== lagoon ==
## TopLevelModule
module TopLevelModule(
    input clk,                    
    input [2:0] switches,        
    input confirm_key1,   
input confirm_key2,     
    input reset_key,            
    output [1:0] player_led,     
    output [1:0] winner_led           
);
    wire [2:0] column_select;
    wire confirm_move1;
wire confirm_move2;
    wire reset_game;
    wire [1:0] current_player;
    wire game_over;
    InputProcessor input_proc(
        .clk(clk),
        .switches(switches),
        .confirm_key1(confirm_key1),
        .confirm_key2(confirm_key2),
        .reset_key(reset_key),
        .column(column_select),
        .confirm1(confirm_move1),
.confirm2(confirm_move2),
        .reset(reset_game)
    );
    control control_unit(
        .clk(clk),
        .reset(reset_game),
        .column_select(column_select),
        .confirm_move1(confirm_move1),
        .confirm_move2(confirm_move2),
        .current_player(current_player),
        .game_over(game_over), .winner(winner_led)
    );
    assign player_led = current_player;
endmodule
Size: about 1,100 cells after synthesis, about 100 flip-flops, about 0.0078 mm^2 of cells after synthesis.
clock: 4.35 ns
lec_check: 0
abc_area: 1
cap_margin: 40
core_margin: 2
core_utilization: 72
cts_cluster_diameter: 365
cts_cluster_size: 10
place_density: 0.37
slew_margin: 20
run.sh (not shown) runs the stock make flow with config.mk's settings and CLKGATE_MAP_FILE=.
Complete run, failing final checks: lagoon, reason negative setup slack.
--- input diff lagoon..sierra ---
Settings: clearing PLACE_DENSITY, which used to be 0.37; swapping 40 for 20 in CAP_MARGIN; clearing CTS_CLUSTER_DIAMETER, which used to be 365; clearing CTS_CLUSTER_SIZE, which used to be 10; clearing ABC_AREA, which used to be 1; swapping 72 for 59 in CORE_UTILIZATION; swapping 4.35 for 11.4 in the clock period (ns, I/O delays scaled along).
- Going from lagoon to sierra, gate count after technology mapping shrank by more than 10%.
- Period utilization: lower on sierra
- lagoon has higher global-route usage than sierra.
- sierra completed end to end with timing, DRC and antenna clean.
### sierra -> maple
Settings: HOLD_SLACK_MARGIN now -0.07, previously not set; CORE_ASPECT_RATIO now 0.5, previously not set; CORE_UTILIZATION now 58, was 59; the clock period (ns, I/O delays scaled along) now 10.0, was 11.4.
--- outcome ---
- maple ended with less worst setup slack after placement than sierra.
- There was hardly any difference in fraction of standard cell area that is sequential between maple and sierra.
- Mean routed wirelength per cell was higher in maple than in sierra.
- Comparing sierra with maple, the leakage power summed over all cells came out essentially unchanged.
- Diff sierra -> maple: sequential cell area fraction in the yosys report stayed essentially flat, combinational cell area excluding buffers and inverters stayed essentially flat.
- Compared to sierra, maple was floorplanned on a bigger die.
- Diff sierra -> maple: height of the chip fell 28%; worst slew margin relative to its limit fell 6.2 points; maximum fanout encountered on the critical timing path rose 34.
Here is what was changed in the inputs of cedar compared with maple.
Settings: CORE_ASPECT_RATIO: 0.5 -> unset; CORE_UTILIZATION: 58 -> 40; TNS_END_PERCENT: unset -> 5; HOLD_SLACK_MARGIN: -0.07 -> unset; CTS_CLUSTER_SIZE: unset -> 99; CTS_CLUSTER_DIAMETER: unset -> 392.
[summary]
- In summary, cedar completed successfully, with a layout that passed the timing, DRC and antenna checks.
- Delta (cedar minus maple): total met2 wirelength after detailed routing went up, global routing usage on met3 now sits lower, hold slack shows a reduction of 9.6 ps, combinational power went down by about 4%, register share of the cell area lower.
- Static leakage across cedar and maple: no real change.
- cedar ended up with a higher die area than maple did.
- On end-of-flow core utilization, the lower figure sits with cedar, not maple.
- Against maple, number of vias after detailed routing in cedar came out better.
- Delta(share of total power in the clock network, cedar - maple) > 0

* * *

The RTL this note starts from:
==> flow/design.v <==
module InputProcessor (
    input clk,               
    input [2:0] switches,    
    input confirm_key1,       
input confirm_key2,
    input reset_key,       
    output reg [2:0] column, 
    output reg confirm1,       
output reg confirm2,
    output reg reset        
);
    always @(posedge clk) begin
        column <= switches; 
    end
    always @(posedge clk) begin
        confirm1 <= !confirm_key1; 
	confirm2 <= !confirm_key2;
        reset <= !reset_key;      
    end
endmodule
module gameLogic(
    input clk,
    input reset,
    input [2:0] column,
    input player,
    input confirm_move,
    output reg [1:0] win,
    output reg [1:0] winner
);
    reg [83:0] grid;
    reg [83:0] grid_next;
    reg token_placed;
    reg confirm_prev;
    reg [1:0] win_next;
    wire [1:0] token = player ? 2'b01 : 2'b10;
    wire place = confirm_move && !confirm_prev;
    integer i, j;
function automatic [1:0] checkWin(input [83:0] g, input [1:0] playerToken);
    integer col, row, count, i;
begin
    checkWin = 2'b00;
    for (row = 0; row < 6; row = row + 1) begin
        count = 0;
        for (col = 0; col < 7; col = col + 1) begin
            if (g[(col*6+row)*2 +: 2] == playerToken) begin
                count = count + 1;
                if (count == 4) begin
                    checkWin = 2'b01;
                end
            end else count = 0;
        end
    end
    for (col = 0; col < 7; col = col + 1) begin
        count = 0;
        for (row = 0; row < 6; row = row + 1) begin
            if (g[(col*6+row)*2 +: 2] == playerToken) begin
                count = count + 1;
                if (count == 4) begin
                    checkWin = 2'b01;
                end
            end else count = 0;
        end
    end
    for (row = 0; row < 3; row = row + 1) begin
        for (col = 0; col < 4; col = col + 1) begin
            count = 0;
            for (i = 0; i < 4; i = i + 1) begin
                if (g[((col+i)*6+(row+i))*2 +: 2] == playerToken) begin
                    count = count + 1;
                    if (count == 4) begin
                        checkWin = 2'b01;
                    end
                end else count = 0;
            end
        end
    end
    for (row = 3; row < 6; row = row + 1) begin
        for (col = 0; col < 4; col = col + 1) begin
            count = 0;
            for (i = 0; i < 4; i = i + 1) begin
                if (g[((col+i)*6+(row-i))*2 +: 2] == playerToken) begin
                    count = count + 1;
                    if (count == 4) begin
                        checkWin = 2'b01;
                    end
                end else count = 0;
            end
        end
    end
end
endfunction
    always @* begin
        grid_next = grid;
        token_placed = 0;
        for (i = 0; i < 7; i = i + 1) begin
            if (column == i) begin
                for (j = 0; j < 6; j = j + 1) begin
                    if (!token_placed && grid[(i*6+j)*2 +: 2] == 2'b00) begin
                        grid_next[(i*6+j)*2 +: 2] = token;
                        token_placed = 1;
                    end
                end
            end
        end
        win_next = checkWin(grid_next, token);
    end
    always @(posedge clk) begin
        confirm_prev <= confirm_move;
    end
    always @(posedge clk or posedge reset) begin
        if (reset) begin
            grid <= 84'd0;
            win <= 2'b00;
            winner <= 2'b00;
        end else if (place && token_placed) begin
            grid <= grid_next;
            win <= win_next;
            winner <= win_next[0] ? token : 2'b00;
        end
    end
endmodule
module control(
    input clk,                 
    input reset,               
    input [2:0] column_select, 
    input confirm_move1,
    input confirm_move2,       
    output reg [1:0] current_player, 
    output reg game_over,      
	 output [1:0] winner
);
    parameter IDLE_STATE = 3'b000,
              PLAYER1_TURN = 3'b001,
              PLAYER2_TURN = 3'b010,
              CHECK_MOVE = 3'b011,
				  win_state = 3'b100;
    reg [2:0] state; 
wire confirm_move = (current_player==2'b01)?confirm_move1:confirm_move2;
    wire [1:0]win;
    gameLogic game_logic(
        .clk(clk),
        .reset(reset),
        .column(column_select),
        .player(current_player == 2'b01), 
        .confirm_move(confirm_move),
        .win(win),
		  .winner(winner)
    );
    always @(posedge clk or posedge reset) begin
        if (reset) begin
            state <= IDLE_STATE;
            current_player <= 2'b01;  
            game_over <= 0;
        end
        else begin
            case (state)
                IDLE_STATE: begin
                    if (confirm_move) begin
                        state <= CHECK_MOVE;
                    end
                end
                PLAYER1_TURN: begin
                    if (confirm_move) begin
                        state <= CHECK_MOVE;
                    end
                end
                PLAYER2_TURN: begin
                    if (confirm_move) begin
                        state <= CHECK_MOVE;
                    end
                end
                CHECK_MOVE: begin
                    if (win) begin
                        state <= win_state; 
                    end else begin
                        current_player <= (current_player == 2'b01) ? 2'b10 : 2'b01;
                        state <= (current_player == 2'b01) ? PLAYER1_TURN : PLAYER2_TURN;
                    end
                end
					 win_state: begin
					 game_over <= 1; 
					 end
                default: state <= IDLE_STATE;
            endcase
        end
    end
endmodule
module TopLevelModule(
    input clk,                    
    input [2:0] switches,        
    input confirm_key1,   
input confirm_key2,     
    input reset_key,            
    output [1:0] player_led,     
    output [1:0] winner_led           
);
    wire [2:0] column_select;
    wire confirm_move1;
wire confirm_move2;
    wire reset_game;
    wire [1:0] current_player;
    wire game_over;
    InputProcessor input_proc(
        .clk(clk),
        .switches(switches),
        .confirm_key1(confirm_key1),
        .confirm_key2(confirm_key2),
        .reset_key(reset_key),
        .column(column_select),
        .confirm1(confirm_move1),
.confirm2(confirm_move2),
        .reset(reset_game)
    );
    control control_unit(
        .clk(clk),
        .reset(reset_game),
        .column_select(column_select),
        .confirm_move1(confirm_move1),
        .confirm_move2(confirm_move2),
        .current_player(current_player),
        .game_over(game_over), .winner(winner_led)
    );
    assign player_led = current_player;
endmodule
clock: 3.95 ns
lec_check: 0
abc_area: 1
cap_margin: 20
core_margin: 2
core_utilization: 72
cts_cluster_diameter: 46
cts_cluster_size: 73
place_density: 0.66
setup_slack_margin: -0.26
slew_margin: 20
The starting point stopped in 4_1_cts.
Change:
Settings changed: ABC_AREA 1 to not set, CORE_UTILIZATION 72 to 40, CTS_CLUSTER_DIAMETER 46 to not set, CTS_CLUSTER_SIZE 73 to not set, PLACE_DENSITY 0.66 to not set, SETUP_SLACK_MARGIN -0.26 to not set.
Clock period 3.95 ns to 5.73 ns, I/O delays scaled along.
This time the run passed the timing, DRC and antenna checks; die size increases by 75%; area after synthesis decreases by 0.73%; synthesized cell count decreases by about 20%.

* * *

RTL: the design.v shown in full above, as it stands there.
Settings: LEC_CHECK=0, CAP_MARGIN=20, CORE_ASPECT_RATIO=0.5, CORE_MARGIN=2, CORE_UTILIZATION=40, PLACE_DENSITY=0.85, SLEW_MARGIN=20, TNS_END_PERCENT=15; clock period 10.0 ns.
Rerun with:
--- a/flow/config.mk
+++ b/flow/config.mk
@@ -7,8 +7,12 @@
 export LEC_CHECK = 0
 export CAP_MARGIN = 20
+export CELL_PAD_IN_SITES_DETAIL_PLACEMENT = 1
+export CELL_PAD_IN_SITES_GLOBAL_PLACEMENT = 2
 export CORE_ASPECT_RATIO = 0.5
-export CORE_MARGIN = 2
-export CORE_UTILIZATION = 40
-export PLACE_DENSITY = 0.85
+export CORE_MARGIN = 4
+export CORE_UTILIZATION = 51
+export CTS_CLUSTER_DIAMETER = 293
+export CTS_CLUSTER_SIZE = 95
+export HOLD_SLACK_MARGIN = 0.28
+export PLACE_DENSITY = 0.35
 export SLEW_MARGIN = 20
-export TNS_END_PERCENT = 15
What happened: The changed run completed without violations; sequential power hardly moves; via count is about the same; power stays flat; die size shrinks by 16%; synthesized cell count is unchanged; global-route usage grows by 6.7 points; maximum frequency grows by 1.1%; design area shrinks by 0.51%; routed wire length grows by 6.8%; worst hold slack got worse by 0.14 ns.
Rerun with:
--- a/flow/config.mk
+++ b/flow/config.mk
@@ -7,12 +7,11 @@
 export LEC_CHECK = 0
 export CAP_MARGIN = 20
-export CELL_PAD_IN_SITES_DETAIL_PLACEMENT = 1
 export CELL_PAD_IN_SITES_GLOBAL_PLACEMENT = 2
-export CORE_ASPECT_RATIO = 0.5
+export CORE_ASPECT_RATIO = 0.74
 export CORE_MARGIN = 4
 export CORE_UTILIZATION = 51
 export CTS_CLUSTER_DIAMETER = 293
 export CTS_CLUSTER_SIZE = 95
-export HOLD_SLACK_MARGIN = 0.28
+export HOLD_SLACK_MARGIN = -0.06
 export PLACE_DENSITY = 0.35
 export SLEW_MARGIN = 20
=> The new run completed with no timing, DRC or antenna violations. Clock skew barely changes. Routed wire length drops by 5.7%. Critical path depth stays the same. Core utilization fell by 0.92 points. Design area came out lower by 0.83%. Power decreases by 1.7%. Flip-flop count is unchanged.
Power is estimated from default activity; no workload was simulated.
